**design/flow/run.sh**
```bash
#!/bin/bash
# the make line also repeats each setting of config.mk as NAME=value (left out here)
make -C /OpenROAD-flow-scripts/flow DESIGN_CONFIG=/design/flow/config.mk WORK_HOME=/design/flow/orfs CLKGATE_MAP_FILE= finish
```
**design/flow/config.mk**
```make
export PLATFORM = sky130hd
export DESIGN_NAME = rv32i
export DESIGN_NICKNAME = rv32i
export VERILOG_FILES = /design/flow/design.v
export SDC_FILE = /design/flow/constraint.sdc
export NUM_CORES = 4
export LEC_CHECK = 0
export CAP_MARGIN = 40
export CORE_MARGIN = 2
export CORE_UTILIZATION = 40
export SLEW_MARGIN = 40
```
**design/flow/constraint.sdc**
```tcl
create_clock -name core_clock -period 11.5 [get_ports {clk}]
set_input_delay 2.3000 -clock core_clock [delete_from_list [all_inputs] [get_ports {clk}]]
set_output_delay 2.3000 -clock core_clock [all_outputs]
set_load 0.01 [all_outputs]
```
**design/flow/design.v**
```verilog
module alu (
  input [32-1:0] a, b, 
  input [2:0] s, 
  input ext,addcom,
  output [32-1:0] y );
  wire [4:0] shamt;
  wire signed [31:0] sa, sb, sy, slt;
  wire [31:0] sltu;
  wire [31:0] yy;
  assign sa = $signed(a);
  assign sb = $signed(b);
  assign shamt = b[4:0];
  assign sy = sa >>> shamt;
  assign sltu = a <b ? 1:0;
  assign slt = sa <sb ? 1:0;
  assign y = addcom ?  a+b: yy;
  assign yy = s==3'b000 & ext ? a-b:
  			 s==3'b000 & ~ext ? a+b:
             s==3'b100 ? a ^ b:
             s==3'b110 ? a | b:
             s==3'b111 ? a & b:
             s==3'b010 ? slt:
             s==3'b011 ? sltu:
             s==3'b001 ? a << shamt:
             s==3'b101 & ~ext ? a >> shamt:
             s==3'b101 & ext ? sy: 0;
endmodule
module rfile (
 input clk,
 input [5-1:0] a1, a2, a3,
 output [32-1:0] rd1, rd2,
 input [32-1:0] wd3,
 input we3);
	reg [32-1:0] rf[0:32-1];
	assign rd1 = |a1 == 0 ? 0: rf[a1];
	assign rd2 = |a2 == 0 ? 0: rf[a2];
	always @(negedge clk) 
		if(we3) rf[a3] <= wd3;
endmodule
module rv32i (
    input clk,
    rst_n,
    input [32-1:0] instr,
    input [32-1:0] readdata,
    output reg [32-1:0] pc,
    output [32-1:0] adrdata,
    output [32-1:0] writedata,
    output we,
    output ecall
);
  reg [32-1:0] pcplus4D;
  wire [32-1:0] pcplus4;
  reg [32-1:0] pcBranchMissed;
  reg [32-1:0] instrD;
  wire stall;
  wire btakenD;
  wire bra_op;
  assign pcplus4 = pc + 4;
  wire pre_bra_op;
  wire [32-1:0] pcbranch;
  wire branchMiss;
  reg [1:0] bra_history[0:31];
  wire [4:0] bra_history_address;
  reg [4:0] bra_history_addressD;
  wire [12:0] imm_bF;
  wire [2:0] funct3F;
  wire [6:0] funct7F;
  wire [7-1:0] opcodeF;
  wire [5-1:0] rs1F, rs2F, rdF;
  wire [19:0] sextF;
  assign {funct7F, rs2F, rs1F, funct3F, rdF, opcodeF} = instr;
  assign sextF = {20{instr[31]}};
  assign imm_bF = {funct7F[6], rdF[0], funct7F[5:0], rdF[4:1], 1'b0};
  assign pre_bra_op = (opcodeF == 7'b1100011);
  assign pcbranch = pcplus4 + {sextF[18:0], imm_bF};
  assign bra_history_address = pc[6:2];
  wire bra_history_now;
  assign bra_history_now = bra_history[bra_history_address][1];
  always @(posedge clk or negedge rst_n) begin
    if (!rst_n) instrD <= 0;
    else if (!stall & branchMiss & bra_op) instrD <= 32'b0000000000000000000000000_0110011;
    else if (!stall) instrD <= instr;
  end
  integer i;
  always @(posedge clk or negedge rst_n) begin
    if (!rst_n) begin
      pc <= 0;
      pcBranchMissed <= 0;
      bra_history_addressD <= 0;
    end else if (!stall & branchMiss & bra_op) pc <= pcBranchMissed;
    else if (!stall & pre_bra_op & bra_history_now) begin
      pc <= pcbranch;
      pcBranchMissed <= pcplus4;
      bra_history_addressD <= bra_history_address;
    end else if (!stall & pre_bra_op & !bra_history_now) begin
      pc <= pcplus4;
      pcBranchMissed <= pcbranch;
      bra_history_addressD <= bra_history_address;
    end else if (!stall & branchMiss & bra_op) pc <= pcBranchMissed;
    else if (!stall) pc <= pcplus4;
  end
  always @(posedge clk or negedge rst_n) begin
    if (!rst_n) begin
      for (i = 0; i < 32; i = i + 1) begin
        bra_history[i] <= 2'b10;
      end
    end else if (!stall & bra_op & btakenD & bra_history[bra_history_addressD] != 2'b11)
      bra_history[bra_history_addressD] <= bra_history[bra_history_addressD] + 1;
    else if (!stall & bra_op & !btakenD & bra_history[bra_history_addressD] != 2'b00)
      bra_history[bra_history_addressD] <= bra_history[bra_history_addressD] - 1;
  end
  wire addcom;
  wire [2:0] funct3;
  wire [6:0] funct7;
  wire [5-1:0] rs1, rs2, rd;
  wire [32-1:0] reg1, reg2, reg1f, reg2f;
  wire [7-1:0] opcode;
  wire [ 5-1:0] shamt;
  wire [7-1:0] func;
  wire [11:0] imm_i, imm_s;
  wire [12:0] imm_b;
  wire [20:0] imm_j, imm_u;
  wire rwe;
  wire alu_op, imm_op;
  wire sw_op, beq_op, bne_op, blt_op, bge_op, bltu_op, bgeu_op, lw_op;
  wire slt_op, ecall_op;
  wire lui_op;
  wire ext;
  wire signed [31:0] sreg1, sreg2;
  wire [19:0] sext;
  wire [32-1:0] imm;
  reg [32-1:0] immE, reg1E, reg2E;
  wire [32-1:0] resultdata;
  reg [5-1:0] rdE, rdW;
  reg [2:0] funct3E;
  reg extE, sw_opE, lw_opE, lw_opM, lui_opE, ecall_opE, rweE, rweM, addcomE;
  reg [5-1:0] rdM;
  reg rweW, alu_opE;
  reg [5-1:0] rs1E, rs2E;
  wire lwstall, branchstall;
  reg [32-1:0] resultM;
  assign sreg1 = $signed(reg1f);
  assign sreg2 = $signed(reg2f);
  assign {funct7, rs2, rs1, funct3, rd, opcode} = instrD;
  assign sext = {20{instrD[31]}};
  assign imm_i = {funct7, rs2};
  assign imm_s = {funct7, rd};
  assign imm_b = {funct7[6], rd[0], funct7[5:0], rd[4:1], 1'b0};
  assign imm_j = {instrD[31], instrD[19:12], instrD[20], instrD[30:21], 1'b0};
  assign imm_u = instrD[31:12];
  assign sw_op = (opcode == 7'b0100011) & (funct3 == 3'b010);
  assign lw_op = (opcode == 7'b0000011) & (funct3 == 3'b010);
  assign alu_op = (opcode == 7'b0110011);
  assign imm_op = (opcode == 7'b0010011);
  assign bra_op = (opcode == 7'b1100011);
  assign lui_op = (opcode == 7'b0110111);
  assign beq_op = bra_op & (funct3 == 3'b000);
  assign bne_op = bra_op & (funct3 == 3'b001);
  assign blt_op = bra_op & (funct3 == 3'b100);
  assign bge_op = bra_op & (funct3 == 3'b101);
  assign bltu_op = bra_op & (funct3 == 3'b110);
  assign bgeu_op = bra_op & (funct3 == 3'b111);
  assign ecall_op = (opcode == 7'b1110011) & (funct3 == 3'b000);
  assign ext = alu_op & funct7[5];
  assign imm = imm_op | lw_op ? {sext, imm_i}:
				sw_op ? {sext, imm_s}:
	      lui_op ? {imm_u,12'b0}: {sext[10:0], imm_j};
  assign rwe = lw_op | alu_op | imm_op | lui_op;
  assign addcom = (lw_op | sw_op);
  rfile rfile_1 (
      .clk(clk),
      .rd1(reg1),
      .a1 (rs1),
      .rd2(reg2),
      .a2 (rs2),
      .wd3(resultdata),
      .a3 (rdW),
      .we3(rweW)
  );
  assign lwstall = ((rs1 == rdE) | ((rs2 == rdE) & !imm_op)) & lw_opE;
  assign branchstall =  (bra_op & rweE & (rs1 == rdE | rs2 == rdE)) |
      (bra_op & lw_opM & (rs1 == rdM | rs2 == rdM));
  assign stall = lwstall | branchstall;
  assign branchMiss = btakenD != bra_history[bra_history_addressD][1];
  assign reg1f = (rs1 != 0) & (rs1 == rdM) & rweM ? resultM : reg1;
  assign reg2f = (rs2 != 0) & (rs2 == rdM) & rweM ? resultM : reg2;
  assign btakenD = beq_op & (reg1f == reg2f) | bne_op & (reg1f != reg2f) |
		blt_op & (sreg1<sreg2)  | bge_op & (sreg1>=sreg2)  |
		bltu_op & (reg1f<reg2f)  | bgeu_op & (reg1f>=reg2f);
  always @(posedge clk or negedge rst_n) begin
    if (!rst_n) begin
      reg1E <= 0;
      reg2E <= 0;
      rdE <= 0;
      rs1E <= 0;
      rs2E <= 0;
      funct3E <= 0;
      sw_opE <= 0;
      lw_opE <= 0;
      ecall_opE <= 0;
      lui_opE <= 0;
      alu_opE <= 0;
      rweE <= 0;
      addcomE <= 0;
      extE <= 0;
      immE <= 0;
    end else if (stall) begin
      sw_opE <= 0;
      rweE   <= 0;
      lw_opE <= 0;
    end else begin
      reg1E <= reg1f;
      reg2E <= reg2f;
      rdE <= rd;
      rs1E <= rs1;
      rs2E <= rs2;
      funct3E <= funct3;
      sw_opE <= sw_op;
      lw_opE <= lw_op;
      ecall_opE <= ecall_op;
      lui_opE <= lui_op;
      alu_opE <= alu_op;
      rweE <= rwe;
      addcomE <= addcom;
      extE <= ext;
      immE <= imm;
    end
  end
  wire [32-1:0] srca, srcb, alub, result, aluresult;
  reg [32-1:0] alubM;
  reg sw_opM, ecall_opM;
  wire [32-1:0] fdata;
  reg  [32-1:0] fdataW;
  assign result = lui_opE ? immE : aluresult;
  assign srca = rweM & rs1E!=0 & rdM == rs1E ? resultM:
				rweW & rs1E!=0 & rdW == rs1E ? fdataW: reg1E;
  assign srcb = alu_opE ? alub : immE;
  assign alub = rweM & rs2E!=0 & rdM == rs2E ? resultM:
				rweW & rs2E!=0 & rdW == rs2E ? fdataW: reg2E;
  alu alu_1 (
      .a(srca),
      .b(srcb),
      .s(funct3E),
      .ext(extE),
      .addcom(addcomE),
      .y(aluresult)
  );
  always @(posedge clk or negedge rst_n) begin
    if (!rst_n) begin
      resultM <= 0;
      alubM <= 0;
      rdM <= 0;
      rweM <= 0;
      sw_opM <= 0;
      lw_opM <= 0;
      ecall_opM <= 0;
    end else begin
      resultM <= result;
      alubM <= alub;
      rdM <= rdE;
      rweM <= rweE;
      sw_opM <= sw_opE;
      lw_opM <= lw_opE;
      ecall_opM <= ecall_opE;
    end
  end
  reg lw_opW, ecall_opW;
  reg [32-1:0] resultW;
  reg [32-1:0] readdataW;
  assign we = sw_opM;
  assign adrdata = resultM;
  assign writedata = alubM;
  assign fdata = lw_opM ? readdata : resultM;
  always @(posedge clk or negedge rst_n) begin
    if (!rst_n) begin
      lw_opW <= 0;
      ecall_opW <= 0;
      rdW <= 0;
      rweW <= 0;
      fdataW <= 0;
      resultW <= 0;
      readdataW <= 0;
    end else begin
      lw_opW <= lw_opM;
      ecall_opW <= ecall_opM;
      rdW <= rdM;
      rweW <= rweM;
      readdataW <= readdata;
      fdataW <= fdata;
      resultW <= resultM;
    end
  end
  assign ecall = ecall_opW;
  assign resultdata = lw_opW ? readdataW : resultW;
endmodule
```
==> summary.txt, run 1 <==
Implementation status.

- The flow ran to the end and the layout has no timing, DRC or antenna violations.
- For this block, the via count after detailed routing is 63,300.
- After synthesis the cells add up to 81,500 um2.
- For reference, the clock transition at the flip-flops on the worst setup and hold paths is 0.05 ns.
- The highest supply drop recorded on VDD is 0.170 mV.
- The critical path class is flip-flop to flip-flop.
- The sum of internal, switching and leakage power is 16.9 mW.
- Recorded from the global router log, the overflow total was 0.
- The most used flip-flop cell after synthesis is sky130_fd_sc_hd__edfxtp_1.
- The cell-mix breakdown from Yosys lists the adder-cell area share as 2.62%.
- The cell depth of the worst min-delay path is 0.
- The total routed wirelength is 310,000 um.
- The number of warnings printed during yosys synthesis is 3.
- The height of the chip is 455 um.
- In this run, power in flip-flops and latches comes to 6.47 mW.
- The number of clock buffers inserted by TritonCTS is 170.
- The total routing usage reported by global routing is 29.6%.
- Fill cells in the final layout number 17,900.
- The combinational cell fraction of total power is 20.0%.
- The DRC violation total left in the routed layout is recorded as 0.
- The global-route wire length before repair is 443,000 um.
- The cell-mix breakdown from Yosys lists the simple-gate area share as 8.39%.
- The region available for standard cell placement spans 202,000 um2.
- The endpoint of the worst setup timing path is bra_history[13][0].
- In this design, the stage delay of the slowest critical-path cell is 0.51 ns.
- The script logs the mean routed wire length per placed instance as 30.5 um.
- The synthesis-to-finish area growth is 19.9%.
- Yosys reported that registers with async set or reset make up 31.2%.
- After synthesis, the largest area contributor takes up 37.7% of total cell area.
- In this run the maximum-capacitance check reported violations numbering 0.
- The clock tree root driver cell is sky130_fd_sc_hd__clkbuf_16.
- The wire-length estimate of the detail-placed layout is 206,000 um.
- The count of port buffers added during placement is 163.
- The number of nets with antenna violations after detailed routing is 0.
- The internal power of the cells totals 11.2 mW.
- Once synthesis finished, the tally of register bits stood at 1,488.
- The buffer and inverter count on the worst path is 2.
- The area of the die is 207,000 um2.
- The number of DRC markers in iteration 0 is 7,658.
- The first detailed-routing pass took 6 iterations.
- The area occupied by multi-input gates is 37,200 um2.
- The relative contribution of the clock network to total power is 41.8%.
- The critical path's slowest stage uses the library cell sky130_fd_sc_hd__mux4_2.
- The number of global-route vias before repair is 64,100.
- From left edge to right edge, the die measures 455 um.
- The number of nets produced by synthesis is 6,428.
- The signal on the critical path passes through mux4_2 -> mux4_2 -> a21oi_1 -> a211oi_1 -> ha_1 -> nand4_1 -> nor2_1 -> o211ai_1 -> a41oi_2 -> a211oi_1 -> a2111o_1 -> nor2_4 -> buf_4 -> mux2_2 -> nor4_2 -> buf_4 -> mux2_2.
- Yosys reports that the most numerous cell types are 1,024 x sky130_fd_sc_hd__edfxtp_1, 624 x sky130_fd_sc_hd__mux4_2, 582 x sky130_fd_sc_hd__nand2_1, 432 x sky130_fd_sc_hd__dfrtp_1, 356 x sky130_fd_sc_hd__clkbuf_1.
- The transition at the pin with the smallest max-transition slack is 1.04 ns.
- The most frequent cell after synthesis is sky130_fd_sc_hd__edfxtp_1.
- The initial antenna violation count is 12.
- The final weighted congestion of routability-driven global placement is 1.04.
- The count of flip-flops with a built-in enable after synthesis is 1,024.
- The area occupied by registers is 42,400 um2.
- The clock drives 1,488 sinks.
- The kind of cell with the highest combined delay on the critical path is multiplexers.
- Across all stage logs, warnings added up to 1,106.
- The max-slew violation total from the final report is 0.
- In this run the worst hold path is classified as flip-flop to flip-flop.
- The initial standard-cell utilization of the core is 40.3%.
- Averaged over all synthesized cells, the footprint is 13.2 um2.
- The worst setup path is launched from a flip-flop.
- During I/O placement, the number of pins put on the boundary was 164.
- The worst hold path terminates at sw_opM.
- The detail-routed via count per cell is 6.22.
- TritonCTS built the clock tree.
- After Yosys synthesis, AND-OR and OR-AND compound gates account for 10.4% of the synthesized area.
- The largest family of logic cells by area is multiplexers.
- The largest net degree at the start of global routing is 190.
- The worst hold path begins at sw_opE.
- The final setup skew is 0.0911 ns.
- The maximum level of the CTS H-tree is 4.
- Measured in cells, the most critical reg-to-reg path has a length of 17.
- The destination of the worst register-to-register timing path is bra_history[13][0].
- Counting every instance in the synthesized netlist gives 6,193.
- The number of setup buffers added after CTS is 0.
- For this design, Yosys synthesis ends with a cell count of 6,193.
- The biggest slice of the total power is consumed by the clock network.
- The critical path endpoint has a required time of 12.21 ns.
- Total power normalized to cell area comes to 173 nW/um2.
- In this run, distinct cell masters in the synthesized netlist total 95.
- The total net switching power is 5.75 mW.
- The slew check shows that the tightest pin keeps a relative margin of 30.1%.
- STA lists the maximum fanout along the critical path as 8.
- The most critical hold endpoint after final layout shows a slack of 0.347 ns.
- Yosys reports the multiplexer fraction of the synthesized area as 22.1%.
- Of the total power, the share spent switching nets is 33.9%.
- The setup slack of the most critical reg-to-reg path is 0.22 ns.
- The biggest area contributor in the post-synthesis netlist is sky130_fd_sc_hd__edfxtp_1.
- Setup repair after global routing could not meet its margin everywhere.
- The xor and xnor area share after synthesis is 1.41%.
- The number of standard-cell rows in the floorplan is 165.
- Counting buffers and inverters, the worst setup path is 17 cells deep.
- The hold violation count in the final report is 0.
- The final setup violation count is 0.
- The number of buffers on the longest clock path is 3.
- The proportion of synthesized chip area in sequential cells is 52.0%.
- STA classifies the critical path endpoint as a flip-flop.
- In the final design database the tool counted 7,582 nets.
- Combinational cells consume a total of 3.39 mW.
- By area the synthesized netlist is led by sky130_fd_sc_hd__edfxtp_1 38%, sky130_fd_sc_hd__mux4_2 17%, sky130_fd_sc_hd__dfrtp_1 13%.
- For the worst-skew pair, the clock arrives at the later sink with an insertion delay of 0.85 ns.
- Summed over the clock group, the power is 7.08 mW.
- The OpenROAD report gives the critical path a data arrival time of 12.00 ns.
- The leakage dissipation is 38.8 nW.
- The chip area in the Yosys report is 81,500 um2.
- In this run the worst setup path begins at rfile_1.rf[31][13].
- The launch point of the worst reg-to-reg path is rfile_1.rf[31][13].
- The power share of the sequential group is 38.2%.
per-layer routing:
layer,track usage (%),part of all wire (%)
met1,37.8,38
met3,7.49,9.5
met2,46.4,47
met4,16.0,5.4
met5,0,0.013
what timing repair did:
action | in CTS | in global routing
endpoints found under the setup margin | 1 | 93
gates cloned | 0 | 0
resized | 1 | 6
hold buffers | 0 | 0
pin swaps | 0 | 2
through the flow:
step / setup WS, ns / TNS [ns] / std cells / utilization, % / area, um2
floorplan: 0.639 / 0 / 6193 / - / 81500
global placement: -0.0789 / -0.318 / 8779 / 43.0 / 86900
detailed placement: -0.00548 / -0.00548 / 8815 / 43.4 / 87800
CTS: 0.146 / 0 / 10200 / 48.2 / 97500
global route: 0.0358 / 0 / 10200 / 48.3 / 97700
finish: 0.217 / 0 / 10200 / 48.3 / 97700
layout make-up:
| type | instances | area share, % |
|---|---|---|
| well taps | 2672 | 3.42 |
| clock buffers | 188 | 4.56 |
| repair buffers | 434 | 4.54 |
| clock inverters | 1151 | 5.36 |
| inverters | 151 | 0.581 |
| flip-flops and latches | 1488 | 43.4 |
| multi-input cells | 4078 | 38.1 |
| diodes | 6 | 0.0154 |
==> run 2, diff against run 1 <==
Settings changed: CORE_UTILIZATION 40 to 49, GPL_TIMING_DRIVEN set to 0, PLACE_DENSITY_LB_ADDON set to 0.01, SLEW_MARGIN 40 to 0, TNS_END_PERCENT set to 70.
Clock period 11.5 ns to 9.07 ns, I/O delays scaled along.
==> summary.txt, run 2 <==
Implementation status.

- The aggregate negative setup slack is -140.46 ns (-140.46 ns).
- The number of DRC markers in iteration 0 is 13,000 (+70%).
- The average cell area after synthesis is 13.2 um2 (unchanged).
- The total of hold buffers inserted after clock tree synthesis is 0 (unchanged).
- By startpoint and endpoint, the worst setup path is classified as flip-flop to flip-flop.
- OpenSTA lists the critical path startpoint as rfile_1.rf[4][15].
- The path class of the lowest-slack min-delay path is flip-flop to flip-flop.
- The biggest slice of the total power is consumed by the clock network.
- The critical-path maximum fanout is 6 (-2).
- The count of port buffers added during placement was 163 (unchanged).
- The worst setup path is launched from a flip-flop.
- The xor and xnor area share after synthesis came to 1.41% (unchanged).
- The worst register-to-register path ends at bra_history[6][0].
- Per the CTS log, the root buffer master is sky130_fd_sc_hd__clkbuf_16.
- The iteration tally of the first detailed-router pass is 17 (+11).
- The final setup violation count is 165 (+165).
- The count of tool warnings is 1,109 (+0.27%).
- The number of remaining DRC errors is 0 (unchanged).
- The height of the chip is 412 um (-9.6%).
- The overflow left after global routing is 0 (unchanged).
- The reported combinational group power is 5.14 mW (+52%).
- The sink count of the clock tree is 1,488 (unchanged).
- The critical path required time came to 9.76 ns (-2.45 ns).
- The number of nets produced by synthesis is 6,428 (unchanged).
- The total cell area at the placement stage came to 90,500 um2 (+3.1%).
- The final weighted congestion of routability-driven global placement is 1.06 (+1.7%).
- The initial standard-cell utilization of the core is 49.4% (+9.1 points).
- The primary flip-flop cell chosen by synthesis mapping is sky130_fd_sc_hd__edfxtp_1.
- The buffer and inverter count on the worst path came to 3 (+1).
- Grouping non-sequential cells by family puts the most area in multiplexers.
- The cell depth of the worst min-delay path is 0 (unchanged).
- The leakage dissipation is 40.7 nW (+4.8%).
- The adder-cell share of the synthesized area is 2.62% (unchanged).
- The relative contribution of the clock network to total power is 40.2% (-1.6 points).
- The async set or reset register ratio after synthesis came to 31.2% (unchanged).
- The run finished, with violations left.
- The peak ir drop on the vdd network was 0.233 mV (+38%).
- The kind of cell with the highest combined delay on the critical path is multiplexers.
- The synthesis-stage register bit count is 1,488 (unchanged).
- The depth of the worst register-to-register path is 17 (unchanged).
- The layout checks failed on setup timing.
- The total net switching power was 8.11 mW (+41%).
- The power per cell area is 220 nW/um2 (+27%).
- The number of standard-cell rows in the floorplan is 149 (-9.7%).
- The global-route wire length before repair is 550,000 um (+24%).
- The chip area in the Yosys report is 81,500 um2 (unchanged).
- The final setup skew is 0.104 ns (+0.0125 ns).
- The final core area utilization was 61.7% (+13 points).
- The detailed-route wire length per cell is 40.2 um (+32%).
- STA lists the startpoint of the worst hold path as sw_opE.
- Per the STA report, the cell with the highest stage delay on the worst path is sky130_fd_sc_hd__mux2i_1.
- The highest cell delay on the worst timing path is 0.56 ns (+0.05 ns).
- The netlist area before placement is 81,500 um2 (unchanged).
- The hold violation count in the final report is 0 (unchanged).
- The compound-gate portion of the synthesized area is 10.4% (unchanged).
- The power share of the sequential group is 36.8% (-1.4 points).
- The clock-pin slew of the registers on the worst-case setup and hold paths came to 0.06 ns (about the same).
- The max capacitance violation total is 0 (unchanged).
- The fraction of power spent switching nets was 36.3% (+2.4 points).
- The total routing usage reported by global routing was 47.7% (+18 points).
- The count of vias placed by the detailed router is 72,100 (+14%).
- The max-slew violation total from the final report is 0 (unchanged).
- Traced cell by cell, the critical path runs through mux4_2 -> mux4_2 -> mux2i_1 -> a211oi_1 -> ha_1 -> nand4_1 -> or2_2 -> a41oi_4 -> buf_12 -> a211oi_2 -> a2111o_1 -> nor2_4 -> mux2i_4 -> buf_12 -> buf_8 -> nand4_1 -> mux2_2.
- Setup repair after global routing could not meet its margin everywhere.
- The worst-case setup margin in the final layout is -0.992 ns (-1.21 ns).
- The relative slew slack is 22.7% (-7.4 points).
- The area share of the leading cell type in the synthesized netlist is 37.7% (unchanged).
- The horizontal extent of the die is 412 um (-9.6%).
- The count of cell instances traversed by the critical path is 17 (unchanged).
- The post-synthesis cell count from yosys is 6,193 (unchanged).
- The simple logic cell fraction of the synthesized area is 8.39% (unchanged).
- STA classifies the critical path endpoint as a flip-flop.
- The number of placed I/O pins is 164 (unchanged).
- The largest net degree at the start of global routing is 116 (-39%).
- The synthesized netlist cell count is 6,193 (unchanged).
- The multiplexer area fraction after synthesis is 22.1% (unchanged).
- The endpoint of the worst hold path is sw_opM.
- The count of flip-flops with a built-in enable after synthesis was 1,024 (unchanged).
- The number of global-route vias before repair came to 70,700 (+10%).
- The synthesis-to-finish area growth is 25.0%.
- The area of the die is 170,000 um2 (-18%).
- The detail-routed via count per cell is 7.04 (+13%).
- The number of warnings printed during yosys synthesis is 3 (unchanged).
- The transition at the pin with the smallest max-transition slack is 1.16 ns (+0.118 ns).
- The number of clock buffers inserted by TritonCTS is 164 (-3.5%).
- The critical path ends at bra_history[6][0].
- The maximum level of the CTS H-tree is 4 (unchanged).
- The total half-perimeter wirelength after legalization and detailed placement came to 295,000 um (+43%).
- The setup slack of the most critical reg-to-reg path came to -0.99 ns (-1.21 ns).
- The critical path data arrival time is 10.75 ns (-1.25 ns).
- TritonCTS built the clock tree.
- The post-synthesis cell type count was 95 (unchanged).
- The number of nets in the final layout is 8,146 (+7.4%).
- The most frequent cell after synthesis is sky130_fd_sc_hd__edfxtp_1.
- The total routed wirelength is 411,000 um (+33%).
- The smallest hold slack was 0.347 ns (+0.000433 ns).
- The initial antenna violation count was 31 (+19).
- The combinational cell fraction of total power is 23.0% (+3.0 points).
- The post-route cell area came to 102,000 um2 (+4.2%).
- The number of nets with antenna violations after detailed routing is 0 (unchanged).
- The clock latency at the later pin of the worst-skew pair is 0.87 ns (+0.02 ns).
- The number of buffers on the longest clock path came to 3 (unchanged).
- The worst register-to-register path begins at rfile_1.rf[4][15].
- The proportion of synthesized chip area in sequential cells is 52.0% (unchanged).
- The cell taking the most area after synthesis is sky130_fd_sc_hd__edfxtp_1.
- Sorting the synthesized cells by area gives the leading types as sky130_fd_sc_hd__edfxtp_1 38%, sky130_fd_sc_hd__mux4_2 17%, sky130_fd_sc_hd__dfrtp_1 13%.
- The number of filler instances in the final layout is 12,600 (-30%).
- The standard cell core area is 165,000 um2 (-18%).
- The reported clock group power was 8.99 mW (+27%).
- The power dissipated in sequential cells is 8.22 mW (+27%).
- For reference, the top cells by count after synthesis are 1,024 x sky130_fd_sc_hd__edfxtp_1, 624 x sky130_fd_sc_hd__mux4_2, 582 x sky130_fd_sc_hd__nand2_1, 432 x sky130_fd_sc_hd__dfrtp_1, 356 x sky130_fd_sc_hd__clkbuf_1.
- The internal power consumption is 14.2 mW (+27%).
-- run 2: area by class of cell --
| cell class | count | area [um2] | share of cell area (%) |
|---|---|---|---|
| clock inverters | 1135 | 5110 | 5.02 |
| flip-flops and latches | 1488 | 42400 | 41.6 |
| diodes | 15 | 37.5 | 0.0369 |
| repair buffers | 532 | 6700 | 6.58 |
| multi-input cells | 4079 | 37800 | 37.1 |
| inverters | 151 | 567 | 0.557 |
| clock buffers | 183 | 4350 | 4.28 |
| plain buffers | 471 | 2090 | 2.05 |
| well taps | 2189 | 2740 | 2.69 |
-- run 2: timing repair --
item                                    in CTS  in global routing
pin swaps                                   42                 12
endpoints found under the setup margin     165                165
gates resized                              148                101
buffers inserted                            45                 11
gates cloned                                 5                  2
-- run 2: stage by stage --
stage / setup slack, ns / power [mW] / instances
after CTS: -0.782 / 22.0 / 10200
final: -0.992 / 22.4 / 10200
after global placement: -15.17 / 13.4 / 8545
after global routing: -0.961 / 23.1 / 10200
after detailed placement: -2.08 / 13.6 / 8835
after floorplan: 0.0466 / 11.4 / 6193
-- run 2: routing by layer --
metal | up-vias | global-route usage [%] | wire length [um]
met3 | 2039 | 18.7 | 57100
met5 | - | 0.735 | 587
met4 | 37 | 39.7 | 40800
met2 | 6832 | 68.2 | 175000
li1 | 27900 | - | -
met1 | 35300 | 56.6 | 138000
==> run 3, diff against run 2 <==
Settings changed: CORE_UTILIZATION 49 to 65, CTS_CLUSTER_SIZE set to 40, GPL_TIMING_DRIVEN 0 to not set, PLACE_DENSITY_LB_ADDON 0.01 to not set, SLEW_MARGIN 0 to 5, TNS_END_PERCENT 70 to not set.
Clock period 9.07 ns to 7.9 ns, I/O delays scaled along.
==> summary.txt, run 3 <==
Implementation numbers.

- The most frequent cell after synthesis is sky130_fd_sc_hd__edfxtp_1.
- The standard cell core area is 124,000 um2 (-25%).
- The xor and xnor area share after synthesis is 1.41% (unchanged).
- The async set or reset register ratio after synthesis is 31.2% (unchanged).
- The number of buffers on the longest clock path is 3 (unchanged).
- The post-placement worst setup slack was -1.80 ns (+0.285 ns).
- The synthesis-stage register bit count came to 1,488 (unchanged).
- The sink count of the clock tree is 1,488 (unchanged).
- The total routing usage reported by global routing is 84.3%.
- The largest family of logic cells by area is multiplexers.
- Post-synth the commonest register cell is sky130_fd_sc_hd__edfxtp_1.
- The flow did not finish.
- The netlist area before placement is 81,500 um2 (unchanged).
- The maximum level of the CTS H-tree is 4 (unchanged).
- The horizontal extent of the die is 358 um (-13%).
- The simple logic cell fraction of the synthesized area came to 8.39% (unchanged).
- The average cell area after synthesis came to 13.2 um2 (unchanged).
- The overflow left after global routing is 573.
- The area of the die is 128,000 um2 (-24%).
- The count of flip-flops with a built-in enable after synthesis came to 1,024 (unchanged).
- The number of standard-cell rows in the floorplan is 129 (-13%).
- The number of placed I/O pins came to 164 (unchanged).
- The total half-perimeter wirelength after legalization and detailed placement was 222,000 um (-25%).
- The post-synthesis cell count from yosys is 6,193 (unchanged).
- Per the synthesis report, the dominant area consumer among library cells is sky130_fd_sc_hd__edfxtp_1.
- The multiplexer area fraction after synthesis is 22.1% (unchanged).
- The stage at which the flow ended is global routing.
- The final weighted congestion of routability-driven global placement is 1.08 (+2.2%).
- The total of hold buffers inserted after clock tree synthesis is 0 (unchanged).
- The count of port buffers added during placement is 163 (unchanged).
- The first error in the log reads "[ERROR GRT-0232] Routing congestion too high. Check the congestion heatmap in the GUI".
- The number of clock buffers inserted by TritonCTS came to 157 (-4.3%).
- The proportion of synthesized chip area in sequential cells is 52.0% (unchanged).
- The compound-gate portion of the synthesized area is 10.4% (unchanged).
- The cell count after placement came to 7,919 (-10%).
- For reference, the top cells by area after synthesis are sky130_fd_sc_hd__edfxtp_1 38%, sky130_fd_sc_hd__mux4_2 17%, sky130_fd_sc_hd__dfrtp_1 13%.
- The height of the chip is 358 um (-13%).
- The number of warnings printed during yosys synthesis is 3 (unchanged).
- The adder-cell share of the synthesized area was 2.62% (unchanged).
- The post-synthesis cell type count was 95 (unchanged).
- The synthesized netlist cell count is 6,193 (unchanged).
- The chip area in the Yosys report is 81,500 um2 (unchanged).
- The initial standard-cell utilization of the core came to 65.6% (+16 points).
- The commonest cells after synthesis are 1,024 x sky130_fd_sc_hd__edfxtp_1, 624 x sky130_fd_sc_hd__mux4_2, 582 x sky130_fd_sc_hd__nand2_1, 432 x sky130_fd_sc_hd__dfrtp_1, 356 x sky130_fd_sc_hd__clkbuf_1.
- The clock tree root driver cell is sky130_fd_sc_hd__clkbuf_16.
- The number of nets produced by synthesis came to 6,428 (unchanged).
- The area share of the leading cell type in the synthesized netlist came to 37.7% (unchanged).
-- run 3: through the flow --
stage | TNS, ns | instance area [um2]
after CTS | -239.81 | 97700
after detailed placement | -263.68 | 87400
after global placement | -207.90 | 87100
after floorplan | -54.22 | 81600
-- run 3: repair_timing --
action | in CTS
pin swaps | 38
setup buffers | 50
setup endpoints to repair | 165
resized | 96
gates cloned | 4
-- run 3: layer usage --
metal,global-route usage (%),GRT overflow
met4,79.9,183
met3,77.4,75
met1,85.3,45
met2,93.8,258
met5,54.1,12
No activity file was given, so power comes from the tool's default toggle rates.
